==> v21: inputs <==
==> flow/design.v <==
module clk_ctrl
(
	input				wire				clk_i					,
	input				wire				rstn_i				,	
	input				wire	[15:0]	freq						,
	output			reg				dds1_o					,
	output			reg				dds_o						
);
reg	[31:0]	cnt;
wire	[63:0]	add;
assign add =freq*32'd4294967295/16'd30000;
always@(posedge clk_i or negedge rstn_i)
	if(rstn_i ==1'b0)
		cnt <=32'd0;
	else
		cnt <=cnt +add; 
always@(posedge clk_i or negedge rstn_i)
	if(rstn_i ==1'b0)
		dds_o <=1'b0;
	else if(cnt >=32'd2147483648)
		dds_o <=1'b1;
	else
		dds_o <=1'b0;		
reg	[31:0]	cnt1;
wire	[63:0]	add1;
assign add1 =(freq/8'd36)*32'd4294967295/16'd3000;
always@(posedge clk_i or negedge rstn_i)
	if(rstn_i ==1'b0)
		cnt1 <=32'd0;
	else
		cnt1 <=cnt1 +add1; 
always@(posedge clk_i or negedge rstn_i)
	if(rstn_i ==1'b0)
		dds1_o <=1'b0;
	else if(cnt1 >=32'd2147483648)
		dds1_o <=1'b1;
	else
		dds1_o <=1'b0;		
endmodule
==> flow/run.sh <==
#!/bin/bash
# the make line also repeats each setting of config.mk as NAME=value (left out here)
make -C /OpenROAD-flow-scripts/flow DESIGN_CONFIG=/design/flow/config.mk WORK_HOME=/design/flow/orfs CLKGATE_MAP_FILE= finish
==> flow/config.mk <==
export PLATFORM = sky130hd
export DESIGN_NAME = clk_ctrl
export DESIGN_NICKNAME = clk_ctrl
export VERILOG_FILES = /design/flow/design.v
export SDC_FILE = /design/flow/constraint.sdc
export NUM_CORES = 4
export LEC_CHECK = 0
export CAP_MARGIN = 20
export CELL_PAD_IN_SITES_DETAIL_PLACEMENT = 0
export CORE_ASPECT_RATIO = 0.93
export CORE_MARGIN = 2
export CORE_UTILIZATION = 71
export CTS_CLUSTER_DIAMETER = 341
export CTS_CLUSTER_SIZE = 38
export GPL_ROUTABILITY_DRIVEN = 1
export MAX_ROUTING_LAYER = met4
export SETUP_SLACK_MARGIN = 0.88
export SLEW_MARGIN = 20
export TNS_END_PERCENT = 5
==> flow/constraint.sdc <==
create_clock -name core_clock -period 60.2 [get_ports {clk_i}]
set_input_delay 12.0400 -clock core_clock [delete_from_list [all_inputs] [get_ports {clk_i}]]
set_output_delay 12.0400 -clock core_clock [all_outputs]
set_load 0.01 [all_outputs]
==> v38 (differences from v21) <==
==> flow/config.mk (replaced) <==
export PLATFORM = sky130hd
export DESIGN_NAME = clk_ctrl
export DESIGN_NICKNAME = clk_ctrl
export VERILOG_FILES = /design/flow/design.v
export SDC_FILE = /design/flow/constraint.sdc
export NUM_CORES = 4
export LEC_CHECK = 0
export ABC_AREA = 1
export CAP_MARGIN = 20
export CORE_MARGIN = 2
export CORE_UTILIZATION = 72
export CTS_CLUSTER_DIAMETER = 370
export CTS_CLUSTER_SIZE = 90
export SLEW_MARGIN = 20
==> flow/constraint.sdc (replaced) <==
create_clock -name core_clock -period 38.1 [get_ports {clk_i}]
set_input_delay 7.6200 -clock core_clock [delete_from_list [all_inputs] [get_ports {clk_i}]]
set_output_delay 7.6200 -clock core_clock [all_outputs]
set_load 0.01 [all_outputs]
==> v10 (differences from v21) <==
==> flow/config.mk (replaced) <==
export PLATFORM = sky130hd
export DESIGN_NAME = clk_ctrl
export DESIGN_NICKNAME = clk_ctrl
export VERILOG_FILES = /design/flow/design.v
export SDC_FILE = /design/flow/constraint.sdc
export NUM_CORES = 4
export LEC_CHECK = 0
export CAP_MARGIN = 20
export CORE_MARGIN = 2
export CORE_UTILIZATION = 40
export SLEW_MARGIN = 20
==> flow/constraint.sdc (replaced) <==
create_clock -name core_clock -period 70.0 [get_ports {clk_i}]
set_input_delay 14.0000 -clock core_clock [delete_from_list [all_inputs] [get_ports {clk_i}]]
set_output_delay 14.0000 -clock core_clock [all_outputs]
set_load 0.01 [all_outputs]
==> results <==
| metric | v38 | v21 | v10 |
|---|---|---|---|
| Status | stopped before the end | finished with violations | complete, no violations |
| Last stage reached | detailed placement (3_5_place_dp) | - | - |
| Violated checks | - | setup timing | - |
| Post-DR vias/cell | - | 6.97 | 6.03 |
| Logic inverters | - | 582 | 582 |
| Fraction of the yosys area taken by sequential cells | 0.0321 | 0.0296 | 0.0296 |
| Most common cell in the netlist | nand2_1 | inv_1 | inv_1 |
| Total number of vias | - | 65.3k | 55.1k |
| Met3 demand-to-capacity share in global routing | - | 0.0675 | 0.0150 |
| Largest net degree at the start of global routing | - | 67 | 55 |
| Post-synth top area share | 0.141 | 0.0933 | 0.0933 |
| Most heavily used metal layer in global routing | - | met2 | met2 |
| Final-stage net count | - | 8984 | 7920 |
| Crit. Startpoint | - | freq[4] | freq[4] |
| Share of the final layout cell area in multi-input gates | - | 0.757 | 0.843 |
| Count of non-CTS buffers in the layout | - | 1451 | 386 |
| Number of antenna cells inserted | - | 0 | 2 |
| Most used cell along the critical path | - | buf_4 | a21oi_1 |
| Synthesized-area fraction occupied by xor and xnor cells | 0.0545 | 0.102 | 0.102 |
| Post-Layout Cell Count | - | 9376 | 9130 |
